==> exp/delta <==
Design cpu, start of the top module:
module cpu 
	(output wire [7:0] address,
	 output wire [7:0] to_memory,
	 output wire write,
	 input wire [7:0] from_memory, 
     input wire clk, reset);
make LEC_CHECK=0 CAP_MARGIN=20 CORE_MARGIN=2 CORE_UTILIZATION=68 CTS_CLUSTER_SIZE=42 SETUP_SLACK_MARGIN=0.81 SLEW_MARGIN=20 TNS_END_PERCENT=5 finish   # period 2.84 ns
run.sh (not shown) runs the stock make flow with config.mk's settings and CLKGATE_MAP_FILE=.
==> exp/yarrow (differences from exp/delta) <==
==> flow/config.mk (replaced) <==
export PLATFORM = sky130hd
export DESIGN_NAME = cpu
export DESIGN_NICKNAME = cpu
export VERILOG_FILES = /design/flow/design.v
export SDC_FILE = /design/flow/constraint.sdc
export NUM_CORES = 4
export LEC_CHECK = 0
export ABC_AREA = 1
export CAP_MARGIN = 20
export CORE_MARGIN = 2
export CORE_UTILIZATION = 62
export CTS_CLUSTER_SIZE = 94
export SLEW_MARGIN = 20
==> flow/constraint.sdc (replaced) <==
create_clock -name core_clock -period 7.19 [get_ports {clk}]
set_input_delay 1.4380 -clock core_clock [delete_from_list [all_inputs] [get_ports {clk}]]
set_output_delay 1.4380 -clock core_clock [all_outputs]
set_load 0.01 [all_outputs]
==> exp/amber (differences from exp/delta) <==
--- a/flow/config.mk
+++ b/flow/config.mk
@@ -7,8 +7,5 @@
 export LEC_CHECK = 0
 export CAP_MARGIN = 20
 export CORE_MARGIN = 2
-export CORE_UTILIZATION = 68
-export CTS_CLUSTER_SIZE = 42
-export SETUP_SLACK_MARGIN = 0.81
+export CORE_UTILIZATION = 35
 export SLEW_MARGIN = 20
-export TNS_END_PERCENT = 5
==> flow/constraint.sdc (replaced) <==
create_clock -name core_clock -period 9.95 [get_ports {clk}]
set_input_delay 1.9900 -clock core_clock [delete_from_list [all_inputs] [get_ports {clk}]]
set_output_delay 1.9900 -clock core_clock [all_outputs]
set_load 0.01 [all_outputs]
==> impl_metrics.py <==
# Synthesis and PnR figures
metrics = {
    "die": {
        "die_x_um": 102,
        "core_mm2": 0.00924,
    },
    "clock_tree": {
        "postCtsResizedCells": 0,
    },
    "yosys": {
        "yosys-top-cells-count": "nand2_1 (237), inv_1 (116), nor2_1 (113)",
        "netlist_logic_family_top": "simple AND/OR/NAND/NOR gates",
        "area_leaders": "dfrtp_1 (22%), nand2_1 (15%), ha_1 (8.0%)",
        "yosysTopAreaCellShare_pct": 21.5,
    },
    "grt": {
        "grt_use_met3_pct": 5.73,
    },
    "place": {
        "post-place-ws_ps": 3190,
        "placed_area_mm2": 0.00626,
        "dp.cells": 1081,
    },
    "run_status": {
        "status": "timing/DRC/antenna clean",
    },
}
(the above is from exp/yarrow)
==> impl_metrics.py <==
# Synthesis and PnR figures
metrics = {
    "run_status": {
        "status": "timing/DRC/antenna clean",
    },
    "yosys": {
        "yosys-top-cells-count": "nand2_1 (71), a21oi_1 (67), nor2_1 (63)",
        "yosysTopAreaCellShare_pct": 20.6,
        "netlist_logic_family_top": "AND-OR/OR-AND gates",
    },
    "die": {
        "die_x_um": 137,
    },
    "clock_tree": {
        "postCtsResizedCells": 0,
    },
    "place": {
        "dp.cells": 1017,
        "post-place-ws_ps": 4540,
    },
    "grt": {
        "grt_start_max_net_pins": 54,
    },
}
(the above is from exp/amber)
==> impl_metrics.py <==
# Generated from Yosys and OpenROAD reports
metrics = {
    "run_status": {
        "status": "did not finish",
        "lastStage": "5_1_grt",
        "error": "[ERROR GRT-0232] Routing congestion too high. Check the congestion heatmap in the GUI.",
    },
    "yosys": {
        "netlist_logic_family_top": "AND-OR/OR-AND gates",
        "area_leaders": "dfrtp_1 (21%), ha_1 (7.7%), a21oi_1 (5.4%)",
    },
    "place": {
        "placed_area_mm2": 0.00745,
    },
    "clock_tree": {
        "postCtsResizedCells": 115,
    },
}
(the above is from exp/delta)

==> job 3231: inputs <==
cpu again, from the RTL that the note above started with.
Settings: LEC_CHECK=0, CAP_MARGIN=20, CELL_PAD_IN_SITES_DETAIL_PLACEMENT=2, CELL_PAD_IN_SITES_GLOBAL_PLACEMENT=2, CORE_ASPECT_RATIO=1.14, CORE_MARGIN=2, CORE_UTILIZATION=45, CTS_CLUSTER_DIAMETER=339, CTS_CLUSTER_SIZE=64, GPL_ROUTABILITY_DRIVEN=0, GPL_TIMING_DRIVEN=0, MIN_ROUTING_LAYER=met1, PLACE_DENSITY=0.54, SLEW_MARGIN=20; clock period 8.14 ns.
==> job 2485: changes against job 3231 <==
CELL_PAD_IN_SITES_DETAIL_PLACEMENT = 0   (was 2)
CELL_PAD_IN_SITES_GLOBAL_PLACEMENT = unset   (was 2)
CORE_ASPECT_RATIO = 0.5   (was 1.14)
CORE_UTILIZATION = 69   (was 45)
CTS_CLUSTER_SIZE = 88   (was 64)
GPL_ROUTABILITY_DRIVEN = unset   (was 0)
GPL_TIMING_DRIVEN = unset   (was 0)
PLACE_DENSITY = 0.41   (was 0.54)
TNS_END_PERCENT = 15   (was unset)
==> notes <==
- Synthesized area is the same in job 3231 and job 2485.
- Utilization: job 3231 is lower than job 2485 (24 points).
- In job 2485 the first-iteration DRC count is higher than in job 3231, by about 40%.
- Between job 2485 and job 3231, the lower count of clock-buffer cells in the layout is in job 3231 (gap 1).
- Against job 2485, the cell count of job 3231 is higher by about 10%.
- Between job 2485 and job 3231, the lower worst setup slack is in job 3231 (gap 380 ps).
